==> v36 <==
// router
module router (
    input logic clk,
    input logic rst_n,
    input logic [3:0]  req_i,       
    input logic [31:0] data_n_i,
    input logic [31:0] data_s_i,
    input logic [31:0] data_e_i,
    input logic [31:0] data_w_i,
    input logic        yumi_i,     
    output logic [31:0] data_o,
    output logic        valid_o,
    output logic        busy_o
);
    logic [31:0] buffer [0:63];      
    logic [5:0]  write_ptr, read_ptr; 
    logic [6:0]  count;              
    logic write_en;
    logic read_en;
    assign write_en = (|req_i) && (count < 64);
    assign read_en  = (count > 0) && yumi_i;
    always_ff @(posedge clk or negedge rst_n) begin
        if (!rst_n) begin
            write_ptr <= 0;
            read_ptr  <= 0;
            count     <= 0;
            busy_o    <= 0;
            valid_o   <= 0;
            data_o    <= 0;
        end else begin
            if (write_en) begin
                if (req_i[0])      buffer[write_ptr] <= data_n_i;
                else if (req_i[1]) buffer[write_ptr] <= data_s_i;
                else if (req_i[2]) buffer[write_ptr] <= data_e_i;
                else if (req_i[3]) buffer[write_ptr] <= data_w_i;
                write_ptr <= write_ptr + 1;
            end
            if (read_en) begin
                data_o    <= buffer[read_ptr];
                valid_o   <= 1;
                read_ptr  <= read_ptr + 1;
            end else begin
                valid_o <= 0;
            end
            if (write_en && !read_en) begin
                count <= count + 1;           
            end 
            else if (!write_en && read_en) begin
                count <= count - 1;           
            end
            if (count >= 60) busy_o <= 1; 
            else             busy_o <= 0;
        end
    end
endmodule
==> flow/config.mk <==
export PLATFORM = sky130hd
export DESIGN_NAME = router
export DESIGN_NICKNAME = router
export VERILOG_FILES = /design/flow/design.v
export SDC_FILE = /design/flow/constraint.sdc
export NUM_CORES = 4
export LEC_CHECK = 0
export ABC_AREA = 1
export CAP_MARGIN = 20
export CORE_MARGIN = 2
export CORE_UTILIZATION = 72
export CTS_CLUSTER_SIZE = 73
export PLACE_DENSITY = 0.37
export SLEW_MARGIN = 20
==> flow/constraint.sdc <==
create_clock -name core_clock -period 2.54 [get_ports {clk}]
set_input_delay 0.5080 -clock core_clock [delete_from_list [all_inputs] [get_ports {clk}]]
set_output_delay 0.5080 -clock core_clock [all_outputs]
set_load 0.01 [all_outputs]
run.sh (not shown) runs the stock make flow with config.mk's settings and CLKGATE_MAP_FILE=.
==> v30: changes against v36 <==
==> flow/config.mk (replaced) <==
export PLATFORM = sky130hd
export DESIGN_NAME = router
export DESIGN_NICKNAME = router
export VERILOG_FILES = /design/flow/design.v
export SDC_FILE = /design/flow/constraint.sdc
export NUM_CORES = 4
export LEC_CHECK = 0
export ABC_AREA = 0
export CAP_MARGIN = 5
export CELL_PAD_IN_SITES_GLOBAL_PLACEMENT = 2
export CORE_MARGIN = 2
export CORE_UTILIZATION = 34
export CTS_CLUSTER_DIAMETER = 266
export CTS_CLUSTER_SIZE = 11
export PLACE_DENSITY = 0.84
export SLEW_MARGIN = 20
export TNS_END_PERCENT = 60
==> flow/constraint.sdc (replaced) <==
create_clock -name core_clock -period 5.51 [get_ports {clk}]
set_input_delay 1.1020 -clock core_clock [delete_from_list [all_inputs] [get_ports {clk}]]
set_output_delay 1.1020 -clock core_clock [all_outputs]
set_load 0.01 [all_outputs]
==> v29: changes against v36 <==
==> flow/config.mk (replaced) <==
export PLATFORM = sky130hd
export DESIGN_NAME = router
export DESIGN_NICKNAME = router
export VERILOG_FILES = /design/flow/design.v
export SDC_FILE = /design/flow/constraint.sdc
export NUM_CORES = 4
export LEC_CHECK = 0
export CAP_MARGIN = 20
export CELL_PAD_IN_SITES_GLOBAL_PLACEMENT = 3
export CORE_MARGIN = 4
export CORE_UTILIZATION = 50
export CTS_CLUSTER_SIZE = 71
export GPL_ROUTABILITY_DRIVEN = 0
export GPL_TIMING_DRIVEN = 0
export MAX_ROUTING_LAYER = met4
export PLACE_DENSITY = 0.39
export SLEW_MARGIN = 20
==> flow/constraint.sdc (replaced) <==
create_clock -name core_clock -period 6.09 [get_ports {clk}]
set_input_delay 1.2180 -clock core_clock [delete_from_list [all_inputs] [get_ports {clk}]]
set_output_delay 1.2180 -clock core_clock [all_outputs]
set_load 0.01 [all_outputs]
==> v32: changes against v36 <==
==> flow/config.mk (replaced) <==
export PLATFORM = sky130hd
export DESIGN_NAME = router
export DESIGN_NICKNAME = router
export VERILOG_FILES = /design/flow/design.v
export SDC_FILE = /design/flow/constraint.sdc
export NUM_CORES = 4
export LEC_CHECK = 0
export CAP_MARGIN = 20
export CORE_ASPECT_RATIO = 0.53
export CORE_MARGIN = 2
export CORE_UTILIZATION = 40
export CTS_CLUSTER_DIAMETER = 282
export PLACE_DENSITY_LB_ADDON = 0.07
export SETUP_SLACK_MARGIN = 0.62
export SLEW_MARGIN = 20
export TNS_END_PERCENT = 20
==> flow/constraint.sdc (replaced) <==
create_clock -name core_clock -period 4.58 [get_ports {clk}]
set_input_delay 0.9160 -clock core_clock [delete_from_list [all_inputs] [get_ports {clk}]]
set_output_delay 0.9160 -clock core_clock [all_outputs]
set_load 0.01 [all_outputs]
==> results.txt <==
run metrics: Latency at later pin about 0.88 ns, period utilisation layout 1.210, PnR worst setup slack -0.5341 ns, Final setup viols approximately 250, outcome complete, but fails checks, crit-path cells buf_4 -> nand2_8 -> buf_12 -> buf_12 -> nor2_4 -> buf_4 -> clkbuf_16 -> nand2_1 -> nand2_1 -> nor2_1 -> nand2_1 -> nor2_2 -> nand2_1 -> nor2_1 -> nand2_1 -> nand2_1 -> nand2_1, Worst path max stage delay 0.64 ns, RSZ-0062 raised after global routing true, layout violations negative setup slack
-- figures above: v36

==> results.txt <==
run metrics: GRT met1 Usage 0.5111, RSZ-0062 raised after global routing true, Worst path max stage delay between 0.9 and 1 ns, crit-path cells nor2b_1 -> and2_2 -> buf_4 -> a22oi_1 -> nand4_1 -> nor2_1 -> nand4_1 -> a21o_1, startpoint types register, PnR worst setup slack just over 0.5 ns, Final setup viols 0, outcome timing/DRC/antenna clean, Latency at later pin between 0.8 and 0.9 ns
-- figures above: v32

==> results.txt <==
run metrics: outcome timing/DRC/antenna clean, Latency at later pin 0.84 ns, reg2reg end data_o[10], pin count of the biggest net entering global routing roughly 65, Worst path max stage delay about 0.98 ns, crit-path cells buf_4 -> mux2_2 -> nor3b_1 -> o221ai_1 -> a2111oi_0 -> nand3_2 -> nand2_1 -> buf_4 -> o221ai_1, Post-Synth XOR/XNOR Area 0.001800, RSZ-0062 raised after global routing false, Final setup viols 0, total design power between 30 and 40 mW, PnR worst setup slack about 0.73 ns, Crit path required time ~6 ns, crit path from read_ptr[2], period utilisation layout 0.8667
-- figures above: v30

==> results.txt <==
run metrics: clk slew on worst S/H paths ~0.060 ns, outcome timing/DRC/antenna clean, Synth Area per Inst about 17 sq um, crit-path cells inv_1 -> ha_1 -> clkbuf_1 -> and3b_1 -> and2_0 -> clkbuf_2 -> buf_1 -> a22oi_1 -> nand4_1 -> nor3_1 -> nand4_1 -> a221o_1, period utilisation layout 0.8478, fmax about 190 MHz, Yosys reg bits approximately 2,100, DR vias/cell between 6 and 7, Switch Pwr 11.05 mW, GRT met1 Usage 0.4999, clock sink count 2,101, Latency at later pin approximately 0.85 ns, Final setup viols 0, Worst path max stage delay 1.00 ns
-- figures above: v29

Power is estimated from default activity; no workload was simulated.
